### design.v
`timescale 1ns / 1ps
module dsp_macro_1(
input         CLK,
input  [17:0] A,
input  [17:0] B,
input  [47:0] C,
output [47:0] P
);
reg signed [17:0] a_r, b_r;
reg        [47:0] c_r;
reg signed [35:0] m_r;
reg        [47:0] p_r0, p_r1, p_r2;
always @(posedge CLK) begin
	a_r  <= A;
	b_r  <= B;
	c_r  <= C;
	m_r  <= a_r * b_r;
	p_r0 <= {{12{m_r[35]}}, m_r} + c_r;
	p_r1 <= p_r0;
	p_r2 <= p_r1;
end
assign P = p_r2;
endmodule
`timescale 1ns / 1ps
module mul(
input clk, 
input [7:0] w, 
input [7:0] x, 
output[15:0] y
);
wire [17:0] dsp_A, dsp_B;
wire [47:0] dsp_P;
assign dsp_A = w[7]? {10'b11_1111_1111, w} : {10'b00_0000_0000, w};
assign dsp_B = x[7]? {10'b11_1111_1111, x} : {10'b00_0000_0000, x};
assign y = dsp_P[15:0];
dsp_macro_1 u_dsp(.CLK(clk), .A(dsp_A), .B(dsp_B), .C(48'b0), .P(dsp_P));
endmodule
`timescale 1ns / 1ps
module adder_tree(
input clk, 
input rstn,
input vld_i,
input [15:0] mul_00, 
input [15:0] mul_01, 
input [15:0] mul_02, 
input [15:0] mul_03, 
input [15:0] mul_04, 
input [15:0] mul_05, 
input [15:0] mul_06, 
input [15:0] mul_07,
input [15:0] mul_08, 
input [15:0] mul_09, 
input [15:0] mul_10, 
input [15:0] mul_11, 
input [15:0] mul_12, 
input [15:0] mul_13, 
input [15:0] mul_14, 
input [15:0] mul_15, 
input [15:0] mul_16,
input [15:0] mul_17,
input [15:0] mul_18, 
input [15:0] mul_19, 
input [15:0] mul_20, 
input [15:0] mul_21, 
input [15:0] mul_22, 
input [15:0] mul_23, 
input [15:0] mul_24, 
input [15:0] mul_25,
input [15:0] mul_26,
output[20:0] acc_o,
output       vld_o 
);
reg [16:0] y1_0;
reg [16:0] y1_1;
reg [16:0] y1_2;
reg [16:0] y1_3;
reg [16:0] y1_4;
reg [16:0] y1_5;
reg [16:0] y1_6;
reg [16:0] y1_7;
reg [16:0] y1_8;
reg [16:0] y1_9;
reg [16:0] y1_10;
reg [16:0] y1_11;
reg [16:0] y1_12;
reg [16:0] y1_13;
reg [17:0] y2_0;
reg [17:0] y2_1;
reg [17:0] y2_2;
reg [17:0] y2_3;
reg [17:0] y2_4;
reg [17:0] y2_5;
reg [17:0] y2_6;
reg [18:0] y3_0;
reg [18:0] y3_1;
reg [18:0] y3_2;
reg [18:0] y3_3;
reg [19:0] y4_0;
reg [19:0] y4_1;
reg [20:0] y5;
reg vld_i_d1, vld_i_d2, vld_i_d3, vld_i_d4, vld_i_d5;
always@(posedge clk, negedge rstn) begin
	if(!rstn) begin
		y1_0 <= 17'd0;
		y1_1 <= 17'd0;
		y1_2 <= 17'd0;
		y1_3 <= 17'd0;
		y1_4 <= 17'd0;
		y1_5 <= 17'd0;
		y1_6 <= 17'd0;
		y1_7 <= 17'd0;
		y1_8 <= 17'd0;
		y1_9 <= 17'd0;
		y1_10 <= 17'd0;
		y1_11 <= 17'd0;
		y1_12 <= 17'd0;
		y1_13 <= 17'd0;
	end
	else begin 
		y1_0 <= $signed(mul_00) + $signed(mul_01);
		y1_1 <= $signed(mul_02) + $signed(mul_03);
		y1_2 <= $signed(mul_04) + $signed(mul_05);
		y1_3 <= $signed(mul_06) + $signed(mul_07);
		y1_4 <= $signed(mul_08) + $signed(mul_09);
		y1_5 <= $signed(mul_10) + $signed(mul_11);
		y1_6 <= $signed(mul_12) + $signed(mul_13);
		y1_7 <= $signed(mul_14) + $signed(mul_15);
		y1_8 <= $signed(mul_16) + $signed(mul_17);
		y1_9 <= $signed(mul_18) + $signed(mul_19);
		y1_10 <= $signed(mul_20) + $signed(mul_21);
		y1_11 <= $signed(mul_22) + $signed(mul_23);
		y1_12 <= $signed(mul_24) + $signed(mul_25);
		y1_13 <= $signed(mul_26);
	end
end
always@(posedge clk, negedge rstn) begin
	if(!rstn) begin
		y2_0 <= 18'd0;
		y2_1 <= 18'd0;
		y2_2 <= 18'd0;
		y2_3 <= 18'd0;
		y2_4 <= 18'd0;
		y2_5 <= 18'd0;
		y2_6 <= 18'd0;		
	end
	else begin 
		y2_0 <= $signed(y1_0) + $signed(y1_1);
		y2_1 <= $signed(y1_2) + $signed(y1_3);
		y2_2 <= $signed(y1_4) + $signed(y1_5);
		y2_3 <= $signed(y1_6) + $signed(y1_7);
		y2_4 <= $signed(y1_8) + $signed(y1_9);
		y2_5 <= $signed(y1_10) + $signed(y1_11);
		y2_6 <= $signed(y1_12) + $signed(y1_13);
	end
end
always@(posedge clk, negedge rstn) begin
	if(!rstn) begin
		y3_0 <= 19'd0;
		y3_1 <= 19'd0;
		y3_2 <= 19'd0;
		y3_3 <= 19'd0;
	end
	else begin 
		y3_0 <= $signed(y2_0) + $signed(y2_1);
		y3_1 <= $signed(y2_2) + $signed(y2_3);
		y3_2 <= $signed(y2_4) + $signed(y2_5);
		y3_3 <= $signed(y2_6);
	end
end
always@(posedge clk, negedge rstn) begin
	if(!rstn) begin
		y4_0 <= 20'd0;
		y4_1 <= 20'd0;
	end
	else begin
		y4_0 <= $signed(y3_0) + $signed(y3_1);
		y4_1 <= $signed(y3_2) + $signed(y3_3);
    end
end
always@(posedge clk, negedge rstn) begin
	if(!rstn)
		y5 <= 21'd0;
	else
		y5 <= $signed(y4_0) + $signed(y4_1);
end
always@(posedge clk, negedge rstn) begin
	if(!rstn) begin
		vld_i_d1 <= 0;
		vld_i_d2 <= 0;
		vld_i_d3 <= 0;
		vld_i_d4 <= 0;
		vld_i_d5 <= 0;
	end
	else begin 
		vld_i_d1 <= vld_i   ;
		vld_i_d2 <= vld_i_d1;
		vld_i_d3 <= vld_i_d2;
		vld_i_d4 <= vld_i_d3;
		vld_i_d5 <= vld_i_d4;		
	end
end
assign vld_o = vld_i_d5;
assign acc_o = $signed(y5);
endmodule
`timescale 1ns / 1ps
module mac(
input clk, 
input rstn, 
input vld_i, 
input [215:0] win, 
input [215:0] din,
output[ 20:0] acc_o, 
output        vld_o
);
wire[15:0] y00;
wire[15:0] y01;
wire[15:0] y02;
wire[15:0] y03;
wire[15:0] y04;
wire[15:0] y05;
wire[15:0] y06;
wire[15:0] y07;
wire[15:0] y08;
wire[15:0] y09;
wire[15:0] y10;
wire[15:0] y11;
wire[15:0] y12;
wire[15:0] y13;
wire[15:0] y14;
wire[15:0] y15;
wire[15:0] y16;
wire[15:0] y17;
wire[15:0] y18;
wire[15:0] y19;
wire[15:0] y20;
wire[15:0] y21;
wire[15:0] y22;
wire[15:0] y23;
wire[15:0] y24;
wire[15:0] y25;
wire[15:0] y26;
reg vld_i_d0, vld_i_d1, vld_i_d2, vld_i_d3, vld_i_d4;
mul u_mul_00(.clk(clk), .w(win[  7:  0]),.x(din[  7:  0]),.y(y00));
mul u_mul_01(.clk(clk), .w(win[ 15:  8]),.x(din[ 15:  8]),.y(y01));
mul u_mul_02(.clk(clk), .w(win[ 23: 16]),.x(din[ 23: 16]),.y(y02));
mul u_mul_03(.clk(clk), .w(win[ 31: 24]),.x(din[ 31: 24]),.y(y03));
mul u_mul_04(.clk(clk), .w(win[ 39: 32]),.x(din[ 39: 32]),.y(y04));
mul u_mul_05(.clk(clk), .w(win[ 47: 40]),.x(din[ 47: 40]),.y(y05));
mul u_mul_06(.clk(clk), .w(win[ 55: 48]),.x(din[ 55: 48]),.y(y06));
mul u_mul_07(.clk(clk), .w(win[ 63: 56]),.x(din[ 63: 56]),.y(y07));
mul u_mul_08(.clk(clk), .w(win[ 71: 64]),.x(din[ 71: 64]),.y(y08));
mul u_mul_09(.clk(clk), .w(win[ 79: 72]),.x(din[ 79: 72]),.y(y09));
mul u_mul_10(.clk(clk), .w(win[ 87: 80]),.x(din[ 87: 80]),.y(y10));
mul u_mul_11(.clk(clk), .w(win[ 95: 88]),.x(din[ 95: 88]),.y(y11));
mul u_mul_12(.clk(clk), .w(win[103: 96]),.x(din[103: 96]),.y(y12));
mul u_mul_13(.clk(clk), .w(win[111:104]),.x(din[111:104]),.y(y13));
mul u_mul_14(.clk(clk), .w(win[119:112]),.x(din[119:112]),.y(y14));
mul u_mul_15(.clk(clk), .w(win[127:120]),.x(din[127:120]),.y(y15));
mul u_mul_16(.clk(clk), .w(win[135:128]),.x(din[135:128]),.y(y16));
mul u_mul_17(.clk(clk), .w(win[143:136]),.x(din[143:136]),.y(y17));
mul u_mul_18(.clk(clk), .w(win[151:144]),.x(din[151:144]),.y(y18));
mul u_mul_19(.clk(clk), .w(win[159:152]),.x(din[159:152]),.y(y19));
mul u_mul_20(.clk(clk), .w(win[167:160]),.x(din[167:160]),.y(y20));
mul u_mul_21(.clk(clk), .w(win[175:168]),.x(din[175:168]),.y(y21));
mul u_mul_22(.clk(clk), .w(win[183:176]),.x(din[183:176]),.y(y22));
mul u_mul_23(.clk(clk), .w(win[191:184]),.x(din[191:184]),.y(y23));
mul u_mul_24(.clk(clk), .w(win[199:192]),.x(din[199:192]),.y(y24));
mul u_mul_25(.clk(clk), .w(win[207:200]),.x(din[207:200]),.y(y25));
mul u_mul_26(.clk(clk), .w(win[215:208]),.x(din[215:208]),.y(y26));
always@(posedge clk, negedge rstn) begin
	if(!rstn) begin
	    vld_i_d0 <= 0;
		vld_i_d1 <= 0;
		vld_i_d2 <= 0;
		vld_i_d3 <= 0;
		vld_i_d4 <= 0;
	end
	else begin 
		vld_i_d0 <= vld_i   ;
		vld_i_d1 <= vld_i_d0;
		vld_i_d2 <= vld_i_d1;
		vld_i_d3 <= vld_i_d2;
		vld_i_d4 <= vld_i_d3;		
	end
end
adder_tree u_adder_tree(
. clk(clk), 
. rstn(rstn),
. vld_i(vld_i_d4),
. mul_00(y00), 
. mul_01(y01), 
. mul_02(y02), 
. mul_03(y03), 
. mul_04(y04), 
. mul_05(y05), 
. mul_06(y06), 
. mul_07(y07),
. mul_08(y08),
. mul_09(y09), 
. mul_10(y10), 
. mul_11(y11), 
. mul_12(y12), 
. mul_13(y13), 
. mul_14(y14), 
. mul_15(y15), 
. mul_16(y16),
. mul_17(y17), 
. mul_18(y18), 
. mul_19(y19), 
. mul_20(y20), 
. mul_21(y21), 
. mul_22(y22), 
. mul_23(y23), 
. mul_24(y24), 
. mul_25(y25),
. mul_26(y26),  
. acc_o(acc_o),
. vld_o(vld_o) 
);
endmodule
### run.sh
#!/bin/bash
# the make line also repeats each setting of config.mk as NAME=value (left out here)
make -C /OpenROAD-flow-scripts/flow DESIGN_CONFIG=/design/flow/config.mk WORK_HOME=/design/flow/orfs CLKGATE_MAP_FILE= finish
### config.mk
export PLATFORM = sky130hd
export DESIGN_NAME = mac
export DESIGN_NICKNAME = mac
export VERILOG_FILES = /design/flow/design.v
export SDC_FILE = /design/flow/constraint.sdc
export NUM_CORES = 4
export LEC_CHECK = 0
export ABC_AREA = 1
export CAP_MARGIN = 20
export CELL_PAD_IN_SITES_DETAIL_PLACEMENT = 2
export CELL_PAD_IN_SITES_GLOBAL_PLACEMENT = 3
export CORE_ASPECT_RATIO = 1.04
export CORE_MARGIN = 2
export CORE_UTILIZATION = 51
export CTS_CLUSTER_DIAMETER = 109
export GPL_ROUTABILITY_DRIVEN = 0
export GPL_TIMING_DRIVEN = 0
export HOLD_SLACK_MARGIN = 0.15
export MAX_ROUTING_LAYER = met4
export MIN_ROUTING_LAYER = met2
export PLACE_DENSITY = 0.68
export SLEW_MARGIN = 0
### constraint.sdc
create_clock -name core_clock -period 3.46 [get_ports {clk}]
set_input_delay 0.6920 -clock core_clock [delete_from_list [all_inputs] [get_ports {clk}]]
set_output_delay 0.6920 -clock core_clock [all_outputs]
set_load 0.01 [all_outputs]
==> results of run 1 <==
==> impl_metrics.yaml, run 1 <==
# implementation run metrics
outcome:
  status: "did not finish"
  failed_stage: "3_1_place_gp_skip_io"
  run.stop_error: "[ERROR GPL-0301] Utilization 104.618 % exceeds 100%."
yosys:
  mux_area_share_pct: 0
  async_reset_ff_share_pct: 19.07
  edf_count: 0
  topCombFamilyByArea: "adder cells"
  largest_area_cell: "dfxtp_1"
  yosys-stat-cells: 19400
  syn_area_per_cell_um2: 9.049
  synth_nets: 23720
  ys_types: 49
  ys_sh_xor_pct: 4.287
  yosys.area.top_type_share_pct: 24.64
  ys_sh_adder_pct: 35.96
  syn_area_um2: 175500
  ys_ff: 2669
  simple_gate_share_pct: 11.79
  ys_area_um2: 175500
  ys_seq_share_pct: 31.90
  synthTopCellsByCount: "inv_1, nand2_1, dfxtp_1"
  ys.flop_type: "dfxtp_1"
  yosysWarnings: 3
  postSynthCellCount: 19400
  area_leaders: "dfxtp_1, fa_1, ha_1"
  synth.most_common_cell: "inv_1"
  compound_area_share_pct: 4.075
floorplan:
  fp_util_pct: 51.28
  die_width_um: 579.2
  die_area_um2: 348800
  row_count: 219
  die-height_um: 602.2
  core_area_um2: 342200
==> inputs of run 2 (changes only) <==
Settings changed: CAP_MARGIN 20 to 35, CELL_PAD_IN_SITES_GLOBAL_PLACEMENT 3 to 1, CORE_ASPECT_RATIO 1.04 to default, CORE_MARGIN 2 to 7, CORE_UTILIZATION 51 to 40, CTS_CLUSTER_DIAMETER 109 to default, GPL_ROUTABILITY_DRIVEN 0 to default, HOLD_SLACK_MARGIN 0.15 to 0.2, MIN_ROUTING_LAYER met2 to default, PLACE_DENSITY 0.68 to default, PLACE_DENSITY_LB_ADDON from default to 0.09, SLEW_MARGIN 0 to 35, TNS_END_PERCENT from default to 25.
Clock period 3.46 ns to 6.0 ns, I/O delays scaled along.
==> run 2 against run 1 <==
Compared with the run above: synthesized cell count did not move; die size rose by 31%; area after synthesis did not move; the run now finishes clean.
==> impl_metrics.yaml, run 2 <==
# physical design summary
outcome:
  status: "finished clean"
finish:
  regArea_um2: 55990
  fin_util_pct: 45.25
  fin_area_um2: 198000
  comb_area_um2: 98510
  nFillCells: 47420
  area_growth_pct: 12.80
  final_cells: 26200
  layout.nets: 24470
route:
  drc_errors: 0
  wl_per_cell_um: 18.99
  drtIter0Drc: 3168
  drt_first_pass_iters: 5
  wl_um: 497500
  postRouteAntennaNets: 0
  drt-vias-per-instance: 4.722
  vias: 123700
yosys:
  yosys.area.top_type_share_pct: 24.64
  simple_gate_share_pct: 11.79
  yosys-stat-cells: 19400
  ys_types: 49
  ys_sh_adder_pct: 35.96
  compound_area_share_pct: 4.075
  synthTopCellsByCount: "inv_1, nand2_1, dfxtp_1"
  topCombFamilyByArea: "adder cells"
  edf_count: 0
  syn_area_um2: 175500
  ys.flop_type: "dfxtp_1"
  postSynthCellCount: 19400
  largest_area_cell: "dfxtp_1"
  ys_ff: 2669
  ys_seq_share_pct: 31.90
  yosysWarnings: 3
  ys_sh_xor_pct: 4.287
  mux_area_share_pct: 0
  synth.most_common_cell: "inv_1"
  syn_area_per_cell_um2: 9.049
  synth_nets: 23720
  area_leaders: "dfxtp_1, fa_1, ha_1"
  ys_area_um2: 175500
  async_reset_ff_share_pct: 19.07
final_timing:
  fmax_ghz: 0.1739
  hold_viol: 0
  timing.hold.ws_ns: 0.3055
  finClkSkew_ns: 0.05033
  worstMarginPinSlew_ns: 0.8775
  setup_viol: 0
  finalMaxSlewViolations: 0
  fin_ws_ns: 0.2494
  rsz0062_at_grt: "true"
  slew_headroom_pct: 41.08
  min_period_over_period_pct: 95.84
  period_needed_ns: 5.751
worst_setup_path:
  r2r-end: "u_mul_02.u_dsp.m_r[15]"
  cp.depth: 20
  rr_startpoint: "u_mul_02.u_dsp.a_r[16]"
  rr_worst_depth: 20
  critPathCapture: "u_mul_02.u_dsp.m_r[15]"
  crit_path_cell_trace: "nand2_2 > inv_1 > fa_1 > inv_1 > fa_1 > inv_1 > fa_1 > inv_1 > fa_1 > fa_1 > fa_1 > inv_1 > ha_1 > a21o_1 > a31oi_1 > nand2_1 > a31oi_1 > inv_1 > nand2_1 > nand2_1"
  slowest_stage: "fa_1"
  path_buffers: 6
  critPathMaxFanout: 8
  start_kind: "register"
  critPathTopFamily: "adder cells"
  criticalPathCategory: "register to register"
  critPathLaunch: "u_mul_02.u_dsp.a_r[16]"
  required_ns: 6.79
  cp_slowest_stage_delay_ns: 0.66
  ff2ff_setup_slack_ns: 0.25
  cp-end-kind: "register"
  cp.arrival_ns: 6.54
run:
  warnings: 29
  maxCapViolations: 0
clocking:
  htree_levels: 5
  cts_inserted_buffers: 301
  tritoncts: "yes"
  clk_path_buf_depth: 4
  cts_root_buf: "clkbuf_16"
  clock_latency_ns: 0.95
  cts.sinks: 2669
  cts.reportedPaths.clkPinSlew_ns: 0.06
placed_design:
  dp_slack_ns: -0.1547
  dpl.hpwl_um: 408100
  placedCellCount: 25620
  place_congestion: 0.8454
  dpl-instance-area_um2: 187500
  portBuffers: 456
worst_hold_path:
  hp-class: "register to register"
  min_from: "u_mul_26.u_dsp.p_r2[4]"
  holdPathStages: 0
  min_to: "u_adder_tree.y1_13[4]"
floorplan:
  core_area_um2: 437500
  die_area_um2: 457500
  die_width_um: 676.4
  ios: 457
  fp_util_pct: 40.11
  row_count: 243
  die-height_um: 676.4
global_routing:
  grt_pass1_wl_um: 805300
  grt_max_degree: 81
  grt_use_total_pct: 22.50
  grt_antenna_before_repair: 24
  gr-total-overflow: 0
  grt_pass1_vias: 147400
## run 2: metrics by stage
stage / setup TNS [ns]
after floorplan: 0
after global placement: -9924.97
after detailed placement: -0.3917
after CTS: -0.02701
after global routing: -0.1936
final: 0
## run 2: layout make-up
type                       instances  area share [%]
clock inverter                   153          0.9638
clock buffer                     401           4.266
multi-input combinational      11190           49.76
timing repair buffer             465           2.424
inverter                        5102           9.676
sequential                      2669           28.28
buffer                           410          0.9284
tap                             5757           3.639
antenna                           45         0.05688
## run 2: layer usage
metal | track usage [%] | up-vias | share of wire [%]
li1 | - | 58960 | -
met1 | 25.66 | 62850 | 41
met2 | 41.98 | 1156 | 54
met3 | 1.715 | 719 | 1.9
met4 | 6.774 | 0 | 3.6
met5 | - | - | 0
## run 2: what timing repair did
item,4_1_cts,5_1_grt
setup buffers,0,0
hold buffers,1,0
hold endpoints to repair,29,0
resized,10,35
pin swaps,0,0
endpoints found under the setup margin,6,24
==> inputs of run 3 (changes only) <==
Settings changed: ABC_AREA 1 to default, CAP_MARGIN 35 to 20, CELL_PAD_IN_SITES_DETAIL_PLACEMENT 2 to default, CELL_PAD_IN_SITES_GLOBAL_PLACEMENT 1 to default, CORE_MARGIN 7 to 2, CORE_UTILIZATION 40 to 72, GPL_TIMING_DRIVEN 0 to default, HOLD_SLACK_MARGIN 0.2 to default, PLACE_DENSITY_LB_ADDON 0.09 to 0.01, SETUP_SLACK_MARGIN from default to 1.27, SLEW_MARGIN 35 to 20, TNS_END_PERCENT 25 to 5.
Clock period 6.0 ns to 4.29 ns, I/O delays scaled along.
==> run 3 against run 2 <==
Compared with the run above: the layout now fails its checks (setup timing); synthesized cell count fell by 20%; final cell count is 20% lower; utilization rose by 42 points; area after synthesis down 5.2%; critical path depth down 3; flip-flop count unchanged; final area increased by 1.4%; wire length decreased by 20%; clock skew up 0.0084 ns; register-to-register slack lost 1.1 ns; critical path type unchanged; highest routed layer unchanged.
==> impl_metrics.yaml, run 3 <==
# physical design summary
yosys:
  postSynthCellCount: 15600
  ys_ff: 2669
  syn_area_per_cell_um2: 10.67
  yosysWarnings: 3
  largest_area_cell: "dfxtp_1"
  syn_area_um2: 166500
  synth.most_common_cell: "inv_1"
  yosys.area.top_type_share_pct: 25.98
  mux_area_share_pct: 0.02556
  ys_sh_adder_pct: 37.92
  ys_types: 68
  ys_sh_xor_pct: 5.893
  ys_seq_share_pct: 33.63
  compound_area_share_pct: 4.862
  synthTopCellsByCount: "inv_1, dfxtp_1, ha_1"
  synth_nets: 19920
  area_leaders: "dfxtp_1, fa_1, ha_1"
  simple_gate_share_pct: 9.786
  ys_area_um2: 166500
  edf_count: 0
  yosys-stat-cells: 15600
  async_reset_ff_share_pct: 19.07
  topCombFamilyByArea: "adder cells"
  ys.flop_type: "dfxtp_1"
placed_design:
  portBuffers: 456
  place_congestion: 0.9323
  dpl.hpwl_um: 287400
  placedCellCount: 20490
final_timing:
  period_needed_ns: 5.188
  timing.hold.ws_ns: 0.2996
  rsz0062_at_grt: "true"
  finalMaxSlewViolations: 0
  fmax_ghz: 0.1927
  fin_ws_ns: -0.8983
  min_period_over_period_pct: 120.9
  finClkSkew_ns: 0.05870
  setup_viol: 182
  worstMarginPinSlew_ns: 0.9405
  slew_headroom_pct: 37.30
  hold_viol: 0
worst_setup_path:
  r2r-end: "u_mul_16.u_dsp.m_r[13]"
  critPathMaxFanout: 5
  critPathCapture: "u_mul_16.u_dsp.m_r[13]"
  rr_startpoint: "u_mul_16.u_dsp.a_r[6]"
  cp_slowest_stage_delay_ns: 0.59
  critPathTopFamily: "adder cells"
  start_kind: "register"
  cp.depth: 17
  required_ns: 5.18
  slowest_stage: "fa_1"
  rr_worst_depth: 17
  ff2ff_setup_slack_ns: -0.90
  path_buffers: 5
  crit_path_cell_trace: "buf_4 > and2_1 > fa_1 > inv_1 > fa_1 > inv_1 > ha_1 > ha_1 > fa_1 > inv_1 > fa_1 > inv_1 > ha_1 > o21bai_2 > a41oi_4 > nor2b_4 > xnor2_1"
  cp-end-kind: "register"
  cp.arrival_ns: 6.08
  criticalPathCategory: "register to register"
  critPathLaunch: "u_mul_16.u_dsp.a_r[6]"
clocking:
  cts_inserted_buffers: 283
  clock_latency_ns: 0.97
  cts.sinks: 2669
  clk_path_buf_depth: 4
  htree_levels: 5
  cts.reportedPaths.clkPinSlew_ns: 0.07
  tritoncts: "yes"
  cts_root_buf: "clkbuf_16"
route:
  wl_per_cell_um: 18.93
  drc_errors: 0
  drt_first_pass_iters: 6
  wl_um: 398100
  drtIter0Drc: 5903
  postRouteAntennaNets: 0
  drt-vias-per-instance: 5.355
  vias: 112600
finish:
  final_cells: 21030
  area_growth_pct: 20.58
  layout.nets: 22110
floorplan:
  ios: 457
  core_area_um2: 229900
  die_area_um2: 235100
  die_width_um: 484.8
  row_count: 176
  die-height_um: 484.8
  fp_util_pct: 72.40
outcome:
  status: "complete, but fails checks"
  failed_checks: "setup timing"
global_routing:
  grt_use_total_pct: 34.24
  grt_max_degree: 101
  grt_pass1_vias: 123200
  grt_antenna_before_repair: 12
  gr-total-overflow: 0
  grt_pass1_wl_um: 623100
run:
  maxCapViolations: 0
  warnings: 34
worst_hold_path:
  hp-class: "register to register"
  min_from: "u_mul_10.u_dsp.p_r0[6]"
  min_to: "u_mul_10.u_dsp.p_r1[6]"
  holdPathStages: 0
==> run 3: final cells by class <==
cell class                      count  area, µm²
Multi-Input combinational cell   9433     101700
Sequential cell                  2669      56420
Fill cell                       11210      29190
Timing Repair Buffer             2020      16780
Inverter                         3383      12700
Clock buffer                      360       7945
Tap cell                         3026       3786
Clock inverter                    128       1388
Antenna cell                       11      27.53
==> run 3: metrics by stage <==
stage | worst slack [ns] | TNS [ns] | util [%] | cell area (µm²)
floorplan | -0.6408 | -56.62 | - | 166800
global placement | -0.7752 | -75.67 | 80.99 | 186200
detailed placement | -0.8853 | -89.23 | 80.99 | 186200
CTS | -0.7380 | -74.04 | 86.09 | 197900
global route | -1.061 | -114.86 | 87.30 | 200700
finish | -0.8983 | -81.43 | 87.30 | 200700
==> run 3: layer usage <==
metal	track usage, %	routed length (µm)	part of all wire (%)
met4	17.10	24670	6.2
met5	-	0	0
met1	39.41	152200	38
met3	3.914	16510	4.1
met2	59.40	204700	51
==> run 3: repair_timing <==
item,CTS,global route
gates resized,594,572
hold endpoints to repair,10,0
setup buffers,19,21
hold buffers,1,0
setup endpoints to repair,309,329
pin swaps,251,226
==> inputs of run 4 (changes only) <==
Settings changed: CAP_MARGIN 20 to 40, CTS_CLUSTER_SIZE from default to 99, HOLD_SLACK_MARGIN from default to 0.28, MAX_ROUTING_LAYER met4 to default, PLACE_DENSITY_LB_ADDON 0.01 to 0.2, SETUP_SLACK_MARGIN 1.27 to 0.64, TNS_END_PERCENT 5 to default.
Clock period 4.29 ns to 5.13 ns, I/O delays scaled along.
==> run 4 against run 3 <==
Compared with the run above: the layout still fails its checks (setup timing); clock skew is 0.0030 ns higher; via count is 6.8% lower; die size unchanged; count of clock-buffer cells in the layout rose by 7; utilization fell by 4.6 points; critical path type unchanged; critical endpoint is now u_mul_01.u_dsp.m_r[13].
==> impl_metrics.yaml, run 4 <==
# physical design summary
floorplan:
  die_width_um: 484.8
  core_area_um2: 229900
  ios: 457
  die_area_um2: 235100
  fp_util_pct: 72.40
  row_count: 176
  die-height_um: 484.8
worst_hold_path:
  min_from: "u_mul_23.u_dsp.p_r1[2]"
  holdPathStages: 0
  min_to: "u_mul_23.u_dsp.p_r2[2]"
  hp-class: "register to register"
route:
  postRouteAntennaNets: 0
  wl_um: 359700
  drt_first_pass_iters: 6
  drtIter0Drc: 5003
  drc_errors: 0
  wl_per_cell_um: 18.23
  vias: 105000
  drt-vias-per-instance: 5.322
finish:
  fin_util_pct: 82.66
  area_growth_pct: 14.17
  fin_area_um2: 190000
  layout.nets: 20810
worst_setup_path:
  ff2ff_setup_slack_ns: -0.07
  slowest_stage: "fa_1"
  crit_path_cell_trace: "and2_4 > fa_1 > inv_2 > fa_1 > inv_2 > fa_1 > inv_1 > fa_1 > inv_2 > fa_1 > inv_1 > fa_1 > inv_2 > ha_4 > and3_4 > o311a_4 > buf_6 > nor3_4 > xnor2_2"
  critPathTopFamily: "adder cells"
  cp.depth: 19
  rr_worst_depth: 19
  rr_startpoint: "u_mul_01.u_dsp.a_r[16]"
  required_ns: 5.97
  cp_slowest_stage_delay_ns: 0.59
  critPathMaxFanout: 8
  start_kind: "register"
  path_buffers: 7
  critPathLaunch: "u_mul_01.u_dsp.a_r[16]"
  critPathCapture: "u_mul_01.u_dsp.m_r[13]"
  cp_common_cell: "fa_1"
  cp-end-kind: "register"
  r2r-end: "u_mul_01.u_dsp.m_r[13]"
  cp.arrival_ns: 6.05
  criticalPathCategory: "register to register"
placed_design:
  dp_slack_ns: 0.01494
  portBuffers: 456
  place_congestion: 0.9321
  dpl-instance-area_um2: 176700
  dpl.hpwl_um: 268900
yosys:
  mux_area_share_pct: 0.02556
  compound_area_share_pct: 4.862
  simple_gate_share_pct: 9.786
  edf_count: 0
  syn_area_per_cell_um2: 10.67
  largest_area_cell: "dfxtp_1"
  ys_ff: 2669
  topCombFamilyByArea: "adder cells"
  synthTopCellsByCount: "inv_1, dfxtp_1, ha_1"
  yosys-stat-cells: 15600
  ys.flop_type: "dfxtp_1"
  ys_seq_share_pct: 33.63
  synth_nets: 19920
  yosysWarnings: 3
  ys_types: 68
  ys_sh_xor_pct: 5.893
  ys_area_um2: 166500
  async_reset_ff_share_pct: 19.07
  postSynthCellCount: 15600
  ys_sh_adder_pct: 37.92
  syn_area_um2: 166500
  yosys.area.top_type_share_pct: 25.98
  synth.most_common_cell: "inv_1"
  area_leaders: "dfxtp_1, fa_1, ha_1"
run:
  warnings: 33
  maxCapViolations: 0
global_routing:
  busiest_layer: "met2"
  met1_usage_pct: 36.74
  grtUsageMet2_pct: 54.45
  grt_max_degree: 136
  gr-total-overflow: 0
  grt_pass1_vias: 114200
  grt_pass1_wl_um: 576100
  grt_use_total_pct: 30.69
  grt_use_met3_pct: 3.490
  grt_antenna_before_repair: 25
final_timing:
  slew_headroom_pct: 45.84
  timing.hold.ws_ns: 0.2801
  min_period_over_period_pct: 101.4
  fmax_ghz: 0.1922
  rsz0062_at_grt: "true"
  hold_viol: 0
  finalMaxSlewViolations: 0
  finClkSkew_ns: 0.06171
  setup_tns_ns: -0.1910
  fin_ws_ns: -0.07253
  period_needed_ns: 5.203
  worstMarginPinSlew_ns: 0.8014
  setup_viol: 4
clocking:
  cts_inserted_buffers: 286
  tritoncts: "yes"
  cts_root_buf: "clkbuf_16"
  clock_latency_ns: 0.96
  clk_path_buf_depth: 4
  cts.sinks: 2669
  cts.reportedPaths.clkPinSlew_ns: 0.06
  htree_levels: 5
outcome:
  failed_checks: "setup timing"
  status: "complete, but fails checks"
[run 4: area by class of cell]
cell class                 count  area (µm²)
sequential                  2669       56550
antenna                       16       40.04
fill                       12730       39860
clock inverter               124        1509
multi-input combinational   9433      100800
inverter                    3383       12740
clock buffer                 367        7996
tap                         3026        3786
timing repair buffer         713        6640
[run 4: per-stage QoR]
stage               std cells
detailed placement      19080
floorplan               15600
CTS                     19670
finish                  19730
global route            19730
global placement        19080
[run 4: timing repair]
action                     4_1_cts  5_1_grt
hold buffers                     1        0
hold endpoints to repair        82        0
pin swaps                      362      269
setup endpoints to repair      155      181
buffers inserted                98       50
gates resized                  461      369
[run 4: routing by layer]
metal	routed length, µm	up-vias
li1	-	49880
met1	140500	51780
met2	183900	2420
met3	13380	926
met4	21950	8
met5	46	-
==> inputs of run 5 (changes only) <==
Settings changed: CORE_ASPECT_RATIO from default to 0.88, CORE_UTILIZATION 72 to 42, CTS_CLUSTER_SIZE 99 to 20, GPL_TIMING_DRIVEN from default to 0, HOLD_SLACK_MARGIN 0.28 to default, MAX_ROUTING_LAYER from default to met4, PLACE_DENSITY_LB_ADDON 0.2 to 0.09, SETUP_SLACK_MARGIN 0.64 to default, TNS_END_PERCENT from default to 80.
Clock period 5.13 ns to 5.63 ns, I/O delays scaled along.
==> run 5 against run 4 <==
Compared with the run above: now clean on timing, DRC and antenna; non-clock buffer count decreased by 142; critical path depth unchanged; flip-flop count unchanged; sequential share of layout area about the same; area after synthesis unchanged; maximum frequency decreased by 3.8%; final cell count increased by 11%; via count decreased by 6.4%; final area decreased by 0.88%; wire length decreased by 5.8%; highest routed layer is now met4.
==> impl_metrics.yaml, run 5 <==
# physical design summary
outcome:
  status: "finished clean"
route:
  drc_errors: 0
  wl_per_cell_um: 15.52
  topRoutingLayerUsed: "met4"
  drt-vias-per-instance: 4.504
  vias: 98320
  drtIter0Drc: 3668
  drt_first_pass_iters: 5
  wl_um: 338800
  wl_met2_um: 164400
  routed-wl-met3_um: 8661
  wl_met1_um: 156500
  postRouteAntennaNets: 0
finish:
  fin_util_pct: 47.81
  area_growth_pct: 13.17
  fin_area_um2: 188400
  layout.nets: 20670
global_routing:
  gr-total-overflow: 0
  grt_pass1_wl_um: 560700
  grt_use_total_pct: 17.96
  grt_max_degree: 92
  grt_pass1_vias: 104600
  grt_antenna_before_repair: 17
yosys:
  simple_gate_share_pct: 9.786
  ys_ff: 2669
  postSynthCellCount: 15600
  syn_area_per_cell_um2: 10.67
  ys.flop_type: "dfxtp_1"
  ys_types: 68
  yosys.area.top_type_share_pct: 25.98
  compound_area_share_pct: 4.862
  ys_sh_adder_pct: 37.92
  async_reset_ff_share_pct: 19.07
  synth_nets: 19920
  synthTopCellsByCount: "inv_1, dfxtp_1, ha_1"
  synth.most_common_cell: "inv_1"
  area_leaders: "dfxtp_1, fa_1, ha_1"
  yosys-stat-cells: 15600
  ys_seq_share_pct: 33.63
  ys_sh_xor_pct: 5.893
  mux_area_share_pct: 0.02556
  ys_area_um2: 166500
  edf_count: 0
  yosysWarnings: 3
  syn_area_um2: 166500
  topCombFamilyByArea: "adder cells"
  largest_area_cell: "dfxtp_1"
clocking:
  cts_inserted_buffers: 293
  htree_levels: 5
  clock_latency_ns: 0.94
  cts.sinks: 2669
  tritoncts: "yes"
  clk_path_buf_depth: 4
  cts.reportedPaths.clkPinSlew_ns: 0.06
  cts_root_buf: "clkbuf_16"
placed_design:
  dpl.hpwl_um: 279800
  place_congestion: 0.8476
  portBuffers: 456
  dpl-instance-area_um2: 177800
floorplan:
  ios: 457
  die-height_um: 594.6
  core_area_um2: 394000
  die_area_um2: 401400
  fp_util_pct: 42.24
  die_width_um: 675.1
  row_count: 216
final_timing:
  min_period_over_period_pct: 96.01
  period_needed_ns: 5.405
  fmax_ghz: 0.1850
  finalMaxSlewViolations: 0
  setup_viol: 0
  finClkSkew_ns: 0.05788
  rsz0062_at_grt: "true"
  setup_tns_ns: 0
  hold_viol: 0
  slew_headroom_pct: 43.71
  worstMarginPinSlew_ns: 0.8383
worst_setup_path:
  cp.depth: 19
  crit_path_cell_trace: "nand2_1 > inv_1 > fa_1 > inv_2 > fa_1 > inv_1 > fa_1 > inv_1 > fa_1 > inv_1 > fa_1 > inv_1 > fa_1 > inv_1 > ha_1 > nand3_1 > o31ai_1 > nor2_1 > xnor2_1"
  ff2ff_setup_slack_ns: 0.22
  rr_startpoint: "u_mul_12.u_dsp.a_r[16]"
  slowest_stage: "fa_1"
  cp_slowest_stage_delay_ns: 0.63
  r2r-end: "u_mul_12.u_dsp.m_r[12]"
  path_buffers: 7
  cp.arrival_ns: 6.20
  start_kind: "register"
  required_ns: 6.42
  critPathTopFamily: "adder cells"
  critPathLaunch: "u_mul_12.u_dsp.a_r[16]"
  cp-end-kind: "register"
  critPathMaxFanout: 8
  criticalPathCategory: "register to register"
  critPathCapture: "u_mul_12.u_dsp.m_r[12]"
  rr_worst_depth: 19
run:
  warnings: 28
  maxCapViolations: 0
worst_hold_path:
  min_to: "u_mul_05.u_dsp.p_r2[10]"
  hp-class: "register to register"
  holdPathStages: 0
  min_from: "u_mul_05.u_dsp.p_r1[10]"
-- run 5: stage by stage --
stage                     instances  hold slack, ns  setup WS (ns)
after floorplan               15600          0.3096         0.5529
after global placement        21290          0.3096         -20.91
after detailed placement      21300          0.3121       -0.07288
after CTS                     21830          0.2699      0.0007256
after global routing          21830          0.2849       -0.01407
final                         21830          0.2876         0.2245
-- run 5: layer usage --
metal	vias to the layer above	GRT usage, %
met5	-	-
met4	0	4.748
met3	407	1.709
met2	975	30.14
met1	47360	23.27
li1	49580	-
-- run 5: repair_timing --
item | CTS | global route
endpoints found under the setup margin | 8 | 60
setup buffers | 0 | 2
hold buffers | 1 | 0
gates resized | 10 | 103
pin swaps | 0 | 10
hold endpoints to repair | 6 | 0
-- run 5: cell type report --
cell class | instances | area (µm²)
diodes | 7 | 17.52
inverters | 3383 | 12700
clock buffers | 391 | 8469
flip-flops and latches | 2669 | 56040
well taps | 5232 | 6546
fillers | 36910 | 205700
plain buffers | 103 | 396.6
clock inverters | 144 | 1867
multi-input cells | 9433 | 97560
repair buffers | 468 | 4782
==> inputs of run 6 (changes only) <==
Settings changed: ABC_AREA from default to 1, CAP_MARGIN 40 to 20, CELL_PAD_IN_SITES_GLOBAL_PLACEMENT from default to 0, CORE_ASPECT_RATIO 0.88 to default, CORE_UTILIZATION 42 to 56, CTS_CLUSTER_DIAMETER from default to 51, CTS_CLUSTER_SIZE 20 to 41, GPL_ROUTABILITY_DRIVEN from default to 1, GPL_TIMING_DRIVEN 0 to default, HOLD_SLACK_MARGIN from default to 0.16, MAX_ROUTING_LAYER met4 to default, MIN_ROUTING_LAYER from default to met1, PLACE_DENSITY_LB_ADDON 0.09 to 0.01, SLEW_MARGIN 20 to 0, TNS_END_PERCENT 80 to default.
Clock period 5.63 ns to 3.46 ns, I/O delays scaled along.
==> run 6 against run 5 <==
Compared with the run above: now fails the layout checks on setup timing; critical path depth unchanged; worst hold slack lost 0.053 ns; sequential share of layout area down 4.3 points; final cell count grew 20%; register-to-register slack lost 1.7 ns; wire length is 17% higher; synthesized cell count increased by 24%; area after synthesis is 5.4% higher; non-clock buffer count grew 2102; setup slack worse by 1.7 ns.
==> impl_metrics.yaml, run 6 <==
# physical design summary
global_routing:
  met1_usage_pct: 32.99
  grt_max_degree: 88
  gr-total-overflow: 0
  grt_pass1_wl_um: 652500
  grtUsageMet2_pct: 45.12
  grt_use_total_pct: 25.38
  busiest_layer: "met2"
  grt_use_met3_pct: 2.662
  grt_antenna_before_repair: 17
  grt_pass1_vias: 130500
yosys:
  simple_gate_share_pct: 11.79
  ys_sh_adder_pct: 35.96
  synth.most_common_cell: "inv_1"
  ys_seq_share_pct: 31.90
  synthTopCellsByCount: "inv_1, nand2_1, dfxtp_1"
  ys.flop_type: "dfxtp_1"
  edf_count: 0
  area_leaders: "dfxtp_1, fa_1, ha_1"
  synth_nets: 23720
  async_reset_ff_share_pct: 19.07
  ys_area_um2: 175500
  syn_area_um2: 175500
  ys_types: 49
  yosys.area.top_type_share_pct: 24.64
  postSynthCellCount: 19400
  ys_ff: 2669
  yosys-stat-cells: 19400
  topCombFamilyByArea: "adder cells"
  ys_sh_xor_pct: 4.287
  compound_area_share_pct: 4.075
  yosysWarnings: 3
  largest_area_cell: "dfxtp_1"
  mux_area_share_pct: 0
  syn_area_per_cell_um2: 9.049
route:
  wl_per_cell_um: 15.04
  vias: 123900
  drt-vias-per-instance: 4.716
  wl_um: 395200
  drtIter0Drc: 5361
  drt_first_pass_iters: 6
  postRouteAntennaNets: 0
  drc_errors: 0
final_timing:
  period_needed_ns: 4.937
  finalMaxSlewViolations: 0
  fmax_ghz: 0.2026
  fin_ws_ns: -1.477
  min_period_over_period_pct: 142.7
  finClkSkew_ns: 0.05783
  hold_viol: 0
  setup_viol: 270
  rsz0062_at_grt: "true"
  worstMarginPinSlew_ns: 0.9093
  slew_headroom_pct: 38.94
finish:
  fin_util_pct: 71.43
  nFillCells: 23870
  final_cells: 26280
  layout.nets: 26230
  area_growth_pct: 26.95
placed_design:
  dp_slack_ns: -1.603
  dpl.hpwl_um: 323600
  placedCellCount: 25350
  place_congestion: 0.9142
  portBuffers: 456
worst_setup_path:
  cp_common_cell: "fa_1"
  critPathMaxFanout: 5
  critPathCapture: "u_mul_22.u_dsp.m_r[15]"
  rr_worst_depth: 19
  ff2ff_setup_slack_ns: -1.48
  cp_slowest_stage_delay_ns: 0.58
  required_ns: 4.26
  cp-end-kind: "register"
  path_buffers: 5
  criticalPathCategory: "register to register"
  rr_startpoint: "u_mul_22.u_dsp.a_r[16]"
  critPathTopFamily: "adder cells"
  r2r-end: "u_mul_22.u_dsp.m_r[15]"
  cp.arrival_ns: 5.73
  critPathLaunch: "u_mul_22.u_dsp.a_r[16]"
  start_kind: "register"
  cp.depth: 19
  slowest_stage: "fa_1"
  crit_path_cell_trace: "buf_4 > nand2_1 > fa_2 > fa_1 > inv_1 > fa_1 > inv_1 > fa_1 > fa_1 > fa_1 > inv_1 > ha_4 > a21o_1 > a31oi_1 > nand2_1 > a31oi_2 > inv_1 > nand2_1 > nand2_1"
clocking:
  htree_levels: 5
  cts.reportedPaths.clkPinSlew_ns: 0.06
  clock_latency_ns: 0.95
  tritoncts: "yes"
  clk_path_buf_depth: 4
  cts_inserted_buffers: 269
  cts_root_buf: "clkbuf_16"
  cts.sinks: 2669
run:
  maxCapViolations: 0
  warnings: 31
worst_hold_path:
  hp-class: "input port to register"
  holdPathStages: 1
  min_from: "din[192]"
  min_to: "u_mul_24.u_dsp.b_r[0]"
outcome:
  failed_checks: "setup timing"
  status: "complete, but fails checks"
floorplan:
  die_area_um2: 317900
  die_width_um: 563.8
  row_count: 205
  ios: 457
  die-height_um: 563.8
  fp_util_pct: 56.27
  core_area_um2: 311900
[run 6: timing repair]
action                                   CTS  global route
pin swaps                                880           617
hold buffers                             283             0
buffers inserted                         134            70
endpoints found under the hold margin    475             0
endpoints found under the setup margin   276           288
resized                                 1237           663
[run 6: area by class of cell]
type,instances,area (µm²),area share [%]
multi-input cells,11190,107700,48.33
flip-flops and latches,2669,56630,25.42
repair buffers,2673,23280,10.45
inverters,5102,19210,8.620
clock buffers,291,7033,3.157
well taps,4140,5180,2.325
clock inverters,204,3772,1.693
diodes,6,15.01,0.006739
[run 6: per-layer routing]
| layer | vias up | part of all wire (%) |
|---|---|---|
| li1 | 62470 | - |
| met3 | 558 | 3.3 |
| met1 | 59200 | 44 |
| met5 | - | 0 |
| met2 | 1702 | 50 |
| met4 | 0 | 2.7 |
[run 6: per-stage QoR]
| stage | hold slack (ns) | cell area (µm²) | TNS (ns) |
|---|---|---|---|
| finish | 0.2344 | 222800 | -246.38 |
| global route | 0.1690 | 222800 | -294.62 |
| CTS | 0.1602 | 220300 | -247.04 |
| detailed placement | 0.3121 | 201900 | -275.64 |
| global placement | 0.3097 | 201900 | -268.36 |
| floorplan | 0.3096 | 182300 | -180.14 |
==> inputs of run 7 (changes only) <==
Settings changed: CORE_ASPECT_RATIO from default to 1.07, CORE_UTILIZATION 56 to 72, HOLD_SLACK_MARGIN 0.16 to -0.08, SETUP_SLACK_MARGIN from default to -0.14.
Clock period 3.46 ns to 3.45 ns, I/O delays scaled along.
==> run 7 against run 6 <==
Compared with the run above: the run now fails in 5_1_grt; synthesized cell count did not move; die size fell by 22%; area after synthesis did not move.
==> impl_metrics.yaml, run 7 <==
# implementation run metrics
yosys:
  yosys.area.top_type_share_pct: 24.64
  ys_ff: 2669
  syn_area_per_cell_um2: 9.049
  ys_seq_share_pct: 31.90
  compound_area_share_pct: 4.075
  ys_sh_adder_pct: 35.96
  async_reset_ff_share_pct: 19.07
  ys_area_um2: 175500
  postSynthCellCount: 19400
  ys_sh_xor_pct: 4.287
  syn_area_um2: 175500
  synth.most_common_cell: "inv_1"
  synthTopCellsByCount: "inv_1, nand2_1, dfxtp_1"
  simple_gate_share_pct: 11.79
  edf_count: 0
  yosys-stat-cells: 19400
  topCombFamilyByArea: "adder cells"
  ys.flop_type: "dfxtp_1"
  ys_types: 49
  largest_area_cell: "dfxtp_1"
  area_leaders: "dfxtp_1, fa_1, ha_1"
  yosysWarnings: 3
  mux_area_share_pct: 0
  synth_nets: 23720
floorplan:
  core_area_um2: 242400
  die-height_um: 514.7
  ios: 457
  fp_util_pct: 72.41
  row_count: 187
  die_area_um2: 247700
  die_width_um: 481.3
outcome:
  failed_stage: "5_1_grt"
  status: "did not finish"
clocking:
  clk_path_buf_depth: 4
  cts_inserted_buffers: 217
  htree_levels: 4
  cts.sinks: 2669
  cts_root_buf: "clkbuf_16"
placed_design:
  portBuffers: 456
  place_congestion: 0.9462
  dpl.hpwl_um: 338000
run 7: through the flow:
stage          instances  cell area, µm²  utilization (%)  setup slack [ns]
4_1_cts            24970          215500            88.92            -1.567
3_5_place_dp       24420          200800            82.82            -1.646
3_3_place_gp       24420          200800            82.82            -1.506
2_1_floorplan      19400          182300                -            -1.360
run 7: what timing repair did:
item,CTS
cloned,0
hold buffers,1
endpoints found under the hold margin,79
buffers inserted,187
pin swaps,960
resized,1407
endpoints found under the setup margin,271
==> inputs of run 8 (changes only) <==
Settings changed: ABC_AREA 1 to default, CORE_ASPECT_RATIO 1.07 to default, CTS_CLUSTER_SIZE 41 to 46, HOLD_SLACK_MARGIN -0.08 to -0.09, PLACE_DENSITY from default to 0.95, PLACE_DENSITY_LB_ADDON 0.01 to default, SETUP_SLACK_MARGIN -0.14 to 1.25.
Clock period 3.45 ns to 4.85 ns, I/O delays scaled along.
==> run 8 against run 7 <==
Compared with the run above: the flow again stops in 5_1_grt; area after synthesis down 5.2%; die size down 5.1%; synthesized cell count down 20%.
==> impl_metrics.yaml, run 8 <==
# implementation run metrics
yosys:
  synth.most_common_cell: "inv_1"
  syn_area_um2: 166500
  ys_seq_share_pct: 33.63
  area_leaders: "dfxtp_1, fa_1, ha_1"
  ys_types: 68
  postSynthCellCount: 15600
  mux_area_share_pct: 0.02556
  ys_area_um2: 166500
  yosys.area.top_type_share_pct: 25.98
  ys_ff: 2669
  simple_gate_share_pct: 9.786
  yosys-stat-cells: 15600
  ys_sh_adder_pct: 37.92
  synth_nets: 19920
  edf_count: 0
  ys.flop_type: "dfxtp_1"
  syn_area_per_cell_um2: 10.67
  ys_sh_xor_pct: 5.893
  yosysWarnings: 3
  topCombFamilyByArea: "adder cells"
  compound_area_share_pct: 4.862
  synthTopCellsByCount: "inv_1, dfxtp_1, ha_1"
  largest_area_cell: "dfxtp_1"
  async_reset_ff_share_pct: 19.07
outcome:
  failed_stage: "5_1_grt"
  status: "did not finish"
  run.stop_error: "[ERROR GRT-0232] Routing congestion too high. Check the congestion heatmap in the GUI."
clocking:
  htree_levels: 4
  clk_path_buf_depth: 3
  cts.sinks: 2669
  cts_inserted_buffers: 202
  cts_root_buf: "clkbuf_16"
floorplan:
  ios: 457
  fp_util_pct: 72.40
  die-height_um: 484.8
  die_width_um: 484.8
  core_area_um2: 229900
  die_area_um2: 235100
  row_count: 176
placed_design:
  portBuffers: 456
  place_congestion: 0.9654
  placedCellCount: 19590
  dpl.hpwl_um: 318000
global_routing:
  grt_use_total_pct: 82.34
  gr-total-overflow: 1678
## run 8: timing repair
action | CTS
endpoints found under the setup margin | 273
pin swaps | 608
hold buffers | 0
gates resized | 1145
buffers inserted | 161
## run 8: through the flow
| step | cell area [µm²] | hold WS (ns) | worst slack (ns) |
|---|---|---|---|
| 2_1_floorplan | 168200 | 0.3096 | -0.08079 |
| 3_3_place_gp | 180700 | 0.3097 | -0.1731 |
| 3_5_place_dp | 180700 | 0.3121 | -0.3647 |
| 4_1_cts | 195000 | -0.009383 | -0.4219 |
## run 8: routing by layer
layer  overflow  track usage [%]
met5         11            60.89
met4        592            79.12
met3        139            75.31
met2        781            94.47
met1        155            79.50
==> inputs of run 9 (changes only) <==
Settings changed: CAP_MARGIN 20 to 10, CELL_PAD_IN_SITES_GLOBAL_PLACEMENT 0 to default, CTS_CLUSTER_DIAMETER 51 to 25, CTS_CLUSTER_SIZE 46 to 43, GPL_ROUTABILITY_DRIVEN 1 to default, HOLD_SLACK_MARGIN -0.09 to default, MIN_ROUTING_LAYER met1 to default, PLACE_DENSITY 0.95 to default, SETUP_SLACK_MARGIN 1.25 to -0.36, SLEW_MARGIN 0 to 20.
Clock period 4.85 ns to 4.19 ns, I/O delays scaled along.
==> run 9 against run 8 <==
Compared with the run above: the flow again stops in 5_1_grt; die size stayed put; area after synthesis stayed put; synthesized cell count stayed put.
==> impl_metrics.yaml, run 9 <==
# implementation run metrics
yosys:
  ys_ff: 2669
  topCombFamilyByArea: "adder cells"
  ys.flop_type: "dfxtp_1"
  ys_sh_adder_pct: 37.92
  postSynthCellCount: 15600
  syn_area_per_cell_um2: 10.67
  synthTopCellsByCount: "inv_1, dfxtp_1, ha_1"
  ys_types: 68
  ys_seq_share_pct: 33.63
  syn_area_um2: 166500
  yosys-stat-cells: 15600
  edf_count: 0
  async_reset_ff_share_pct: 19.07
  yosysWarnings: 3
  area_leaders: "dfxtp_1, fa_1, ha_1"
  synth.most_common_cell: "inv_1"
  compound_area_share_pct: 4.862
  mux_area_share_pct: 0.02556
  simple_gate_share_pct: 9.786
  yosys.area.top_type_share_pct: 25.98
  ys_sh_xor_pct: 5.893
  largest_area_cell: "dfxtp_1"
  synth_nets: 19920
  ys_area_um2: 166500
floorplan:
  core_area_um2: 229900
  die_width_um: 484.8
  fp_util_pct: 72.40
  row_count: 176
  ios: 457
  die_area_um2: 235100
  die-height_um: 484.8
clocking:
  cts.sinks: 2669
  clk_path_buf_depth: 4
  htree_levels: 6
  cts_inserted_buffers: 533
  cts_root_buf: "clkbuf_16"
placed_design:
  dpl-instance-area_um2: 187000
  dpl.hpwl_um: 305500
  dp_slack_ns: -0.9434
  placedCellCount: 20450
  portBuffers: 456
  place_congestion: 0.9670
outcome:
  failed_stage: "5_1_grt"
  status: "did not finish"
## run 9: what timing repair did
action | in CTS
hold buffers | 1
pin swaps | 729
hold endpoints to repair | 27
resized | 1084
setup buffers | 135
setup endpoints to repair | 167
## run 9: per-stage QoR
| stage | hold slack (ns) | TNS [ns] |
|---|---|---|
| 2_1_floorplan | 0.3096 | -53.47 |
| 3_3_place_gp | 0.3099 | -82.16 |
| 3_5_place_dp | 0.3121 | -103.71 |
| 4_1_cts | 0.2480 | -100.21 |
==> inputs of run 10 (changes only) <==
Settings changed: ABC_AREA from default to 1, CAP_MARGIN 10 to 20, CORE_MARGIN 2 to 10, CORE_UTILIZATION 72 to 56, CTS_CLUSTER_DIAMETER 25 to default, CTS_CLUSTER_SIZE 43 to 11, MAX_ROUTING_LAYER from default to met5, PLACE_DENSITY from default to 0.68, SETUP_SLACK_MARGIN -0.36 to -0.48, SLEW_MARGIN 20 to 35.
Clock period 4.19 ns to 7.45 ns, I/O delays scaled along.
==> run 10 against run 9 <==
Compared with the run above: the run now finishes clean; die size rose by 43%; area after synthesis rose by 5.4%; synthesized cell count rose by 24%.
==> impl_metrics.yaml, run 10 <==
# physical design summary
yosys:
  syn_area_per_cell_um2: 9.049
  yosys.area.top_type_share_pct: 24.64
  synthTopCellsByCount: "inv_1, nand2_1, dfxtp_1"
  ys.flop_type: "dfxtp_1"
  ys_ff: 2669
  async_reset_ff_share_pct: 19.07
  yosys-stat-cells: 19400
  syn_area_um2: 175500
  synth.most_common_cell: "inv_1"
  mux_area_share_pct: 0
  synth_nets: 23720
  ys_area_um2: 175500
  largest_area_cell: "dfxtp_1"
  area_leaders: "dfxtp_1, fa_1, ha_1"
  ys_seq_share_pct: 31.90
  edf_count: 0
  ys_sh_adder_pct: 35.96
  postSynthCellCount: 19400
  topCombFamilyByArea: "adder cells"
  ys_sh_xor_pct: 4.287
  yosysWarnings: 3
  simple_gate_share_pct: 11.79
  ys_types: 49
  compound_area_share_pct: 4.075
worst_hold_path:
  holdPathStages: 0
  hp-class: "register to register"
  min_from: "u_mul_10.u_dsp.p_r0[2]"
  min_to: "u_mul_10.u_dsp.p_r1[2]"
route:
  vias: 115700
  wl_um: 370800
  wl_per_cell_um: 15.42
  drt_first_pass_iters: 6
  drt-vias-per-instance: 4.812
  drtIter0Drc: 5695
  drc_errors: 0
  postRouteAntennaNets: 0
final_timing:
  fmax_ghz: 0.1870
  setup_viol: 0
  fin_ws_ns: 2.102
  setup_tns_ns: 0
  finalMaxSlewViolations: 0
  rsz0062_at_grt: "false"
  worstMarginPinSlew_ns: 0.9615
  period_needed_ns: 5.348
  hold_viol: 0
  min_period_over_period_pct: 71.78
  finClkSkew_ns: 0.05072
  slew_headroom_pct: 35.68
placed_design:
  portBuffers: 456
  dpl.hpwl_um: 307000
  place_congestion: 0.9037
  dp_slack_ns: 2.129
clocking:
  cts_inserted_buffers: 308
  htree_levels: 5
  cts.sinks: 2669
  cts_root_buf: "clkbuf_16"
  post_cts_buffers: 0
  clk_path_buf_depth: 4
  tritoncts: "yes"
  hold_buffers: 0
  post_cts_resized: 0
  clock_latency_ns: 0.92
  cts.reportedPaths.clkPinSlew_ns: 0.06
global_routing:
  grt_antenna_before_repair: 14
  met1_usage_pct: 29.23
  grt_pass1_wl_um: 617600
  grt_max_degree: 158
  busiest_layer: "met2"
  grt_use_total_pct: 22.33
  grt_use_met3_pct: 2.537
  gr-total-overflow: 0
  grtUsageMet2_pct: 38.59
  grt_pass1_vias: 121500
run:
  warnings: 34
  maxCapViolations: 0
finish:
  layout.nets: 24060
  area_growth_pct: 9.971
  fin_util_pct: 61.88
worst_setup_path:
  start_kind: "register"
  rr_worst_depth: 18
  rr_startpoint: "u_mul_22.u_dsp.b_r[1]"
  crit_path_cell_trace: "nand2_1 > fa_1 > inv_1 > fa_1 > fa_1 > inv_1 > fa_1 > fa_1 > fa_1 > inv_1 > ha_1 > a21o_1 > a31oi_1 > nand2_1 > a31oi_1 > inv_1 > nand2_1 > nand2_1"
  criticalPathCategory: "register to register"
  cp.depth: 18
  critPathTopFamily: "adder cells"
  critPathLaunch: "u_mul_22.u_dsp.b_r[1]"
  slowest_stage: "fa_1"
  path_buffers: 4
  critPathCapture: "u_mul_22.u_dsp.m_r[15]"
  r2r-end: "u_mul_22.u_dsp.m_r[15]"
  cp_slowest_stage_delay_ns: 0.77
  cp-end-kind: "register"
  required_ns: 8.23
  ff2ff_setup_slack_ns: 2.10
  cp_common_cell: "fa_1"
  critPathMaxFanout: 8
  cp.arrival_ns: 6.13
floorplan:
  core_area_um2: 311900
  fp_util_pct: 56.27
  ios: 457
  row_count: 205
  die_area_um2: 336200
  die-height_um: 579.8
  die_width_um: 579.8
outcome:
  status: "finished clean"
==> run 10: per-layer routing <==
metal	vias up	share of wire (%)
met2	2066	48
met5	-	0
met3	601	3.7
met1	54900	44
met4	0	3.8
li1	58140	-
==> run 10: final cells by class <==
cell class | instances | area, µm²
clock buffer | 403 | 8408
multi-input combinational | 11190 | 98480
fill | 26680 | 118900
inverter | 5102 | 19160
antenna | 5 | 12.51
sequential | 2669 | 55980
tap | 4140 | 5180
clock inverter | 72 | 1124
timing repair buffer | 461 | 4664
==> run 10: stage by stage <==
| stage | instances | instance area, µm² | hold slack [ns] |
|---|---|---|---|
| final | 24050 | 193000 | 0.2982 |
| after global routing | 24040 | 193000 | 0.3069 |
| after CTS | 24040 | 193000 | 0.3020 |
| after detailed placement | 23560 | 183400 | 0.3121 |
| after global placement | 23560 | 183400 | 0.3099 |
| after floorplan | 19400 | 175500 | 0.3096 |
==> inputs of run 11 (changes only) <==
Settings changed: CELL_PAD_IN_SITES_GLOBAL_PLACEMENT from default to 0, CORE_MARGIN 10 to 2, CORE_UTILIZATION 56 to 72, CTS_CLUSTER_DIAMETER from default to 51, CTS_CLUSTER_SIZE 11 to default, GPL_ROUTABILITY_DRIVEN from default to 1, MAX_ROUTING_LAYER met5 to default, MIN_ROUTING_LAYER from default to met1, PLACE_DENSITY 0.68 to 0.35, SETUP_SLACK_MARGIN -0.48 to default, SLEW_MARGIN 35 to 0.
Clock period 7.45 ns to 3.74 ns, I/O delays scaled along.
==> run 11 against run 10 <==
Compared with the run above: now fails the layout checks on setup timing; critical path depth up 1; final cell count up 4.5%; critical endpoint is now u_mul_02.u_dsp.m_r[14]; critical path type unchanged; maximum frequency shrank 5.6%; clock skew shrank 0.0062 ns; register-to-register slack got worse by 4.0 ns; wire length is 42% higher.
==> impl_metrics.yaml, run 11 <==
# physical design summary
route:
  wl_per_cell_um: 21.01
  vias: 141500
  routed-wl-met3_um: 41430
  postRouteAntennaNets: 0
  drc_errors: 0
  topRoutingLayerUsed: "met5"
  wl_met2_um: 258900
  drt_first_pass_iters: 7
  wl_um: 528100
  wl_met1_um: 182600
  drt-vias-per-instance: 5.632
  drtIter0Drc: 12290
floorplan:
  ios: 457
  die-height_um: 497.7
  row_count: 181
  fp_util_pct: 72.29
  core_area_um2: 242800
  die_area_um2: 247700
  die_width_um: 497.7
yosys:
  synth_nets: 23720
  ys_sh_adder_pct: 35.96
  yosysWarnings: 3
  ys_area_um2: 175500
  ys_ff: 2669
  synthTopCellsByCount: "inv_1, nand2_1, dfxtp_1"
  mux_area_share_pct: 0
  ys.flop_type: "dfxtp_1"
  yosys-stat-cells: 19400
  yosys.area.top_type_share_pct: 24.64
  compound_area_share_pct: 4.075
  synth.most_common_cell: "inv_1"
  area_leaders: "dfxtp_1, fa_1, ha_1"
  topCombFamilyByArea: "adder cells"
  ys_sh_xor_pct: 4.287
  syn_area_per_cell_um2: 9.049
  ys_types: 49
  syn_area_um2: 175500
  async_reset_ff_share_pct: 19.07
  ys_seq_share_pct: 31.90
  edf_count: 0
  postSynthCellCount: 19400
  simple_gate_share_pct: 11.79
  largest_area_cell: "dfxtp_1"
worst_hold_path:
  min_to: "u_mul_19.u_dsp.b_r[16]"
  holdPathStages: 1
  min_from: "din[159]"
  hp-class: "input port to register"
clocking:
  cts_root_buf: "clkbuf_16"
  clk_path_buf_depth: 4
  clock_latency_ns: 0.89
  cts.sinks: 2669
  cts.reportedPaths.clkPinSlew_ns: 0.07
  htree_levels: 5
  tritoncts: "yes"
  cts_inserted_buffers: 296
global_routing:
  grt_pass1_vias: 147100
  grt_antenna_before_repair: 38
  grt_pass1_wl_um: 745600
  gr-total-overflow: 0
  grt_max_degree: 103
  grt_use_total_pct: 37.58
worst_setup_path:
  cp_common_cell: "fa_1"
  start_kind: "register"
  cp-end-kind: "register"
  cp.depth: 19
  path_buffers: 8
  rr_startpoint: "u_mul_02.u_dsp.a_r[16]"
  critPathTopFamily: "adder cells"
  ff2ff_setup_slack_ns: -1.93
  critPathLaunch: "u_mul_02.u_dsp.a_r[16]"
  required_ns: 4.49
  slowest_stage: "fa_1"
  criticalPathCategory: "register to register"
  critPathCapture: "u_mul_02.u_dsp.m_r[14]"
  cp_slowest_stage_delay_ns: 0.76
  cp.arrival_ns: 6.42
  rr_worst_depth: 19
  critPathMaxFanout: 6
  r2r-end: "u_mul_02.u_dsp.m_r[14]"
  crit_path_cell_trace: "nand2_4 > inv_4 > fa_1 > inv_2 > fa_1 > inv_1 > fa_1 > inv_2 > fa_1 > inv_2 > fa_1 > inv_2 > fa_1 > inv_2 > ha_4 > buf_6 > a21oi_4 > o2111ai_4 > xor2_1"
finish:
  area_growth_pct: 25.20
  fin_util_pct: 90.51
  layout.nets: 26000
run:
  maxCapViolations: 0
  warnings: 35
final_timing:
  finalMaxSlewViolations: 0
  min_period_over_period_pct: 151.5
  worstMarginPinSlew_ns: 0.7672
  finClkSkew_ns: 0.04453
  rsz0062_at_grt: "true"
  setup_tns_ns: -238.17
  slew_headroom_pct: 48.68
  setup_viol: 270
  hold_viol: 0
  fmax_ghz: 0.1764
  fin_ws_ns: -1.927
  period_needed_ns: 5.667
placed_design:
  portBuffers: 456
  place_congestion: 0.9556
  dpl.hpwl_um: 328800
outcome:
  status: "complete, but fails checks"
  failed_checks: "setup timing"
[run 11: cell type report]
cell class | count | area [µm²]
clock buffer | 379 | 8260
multi-input combinational | 11190 | 108900
clock inverter | 157 | 1831
timing repair buffer | 2415 | 20860
tap | 3202 | 4006
sequential | 2669 | 56630
antenna | 16 | 40.04
fill | 9636 | 23040
inverter | 5102 | 19240
[run 11: per-layer routing]
layer,GRT usage (%),vias up
met5,0,-
met4,19.66,26
met3,5.253,3302
met2,67.35,8277
met1,43.72,67790
li1,-,62150
[run 11: timing repair]
item / 4_1_cts / 5_1_grt
setup buffers: 158 / 132
endpoints found under the hold margin: 60 / 0
hold buffers: 1 / 0
endpoints found under the setup margin: 266 / 271
pin swaps: 869 / 778
resized: 1383 / 971
cloned: 0 / 0
[run 11: metrics by stage]
stage | worst slack [ns] | area [µm²] | std cells | hold WS (ns)
after floorplan | -1.070 | 182100 | 19400 | 0.3096
after detailed placement | -1.329 | 200100 | 24360 | 0.3121
after global routing | -2.029 | 219700 | 25120 | 0.2755
after global placement | -1.189 | 200100 | 24360 | 0.3097
final | -1.927 | 219700 | 25130 | 0.2822
after CTS | -1.189 | 215700 | 25030 | 0.2544
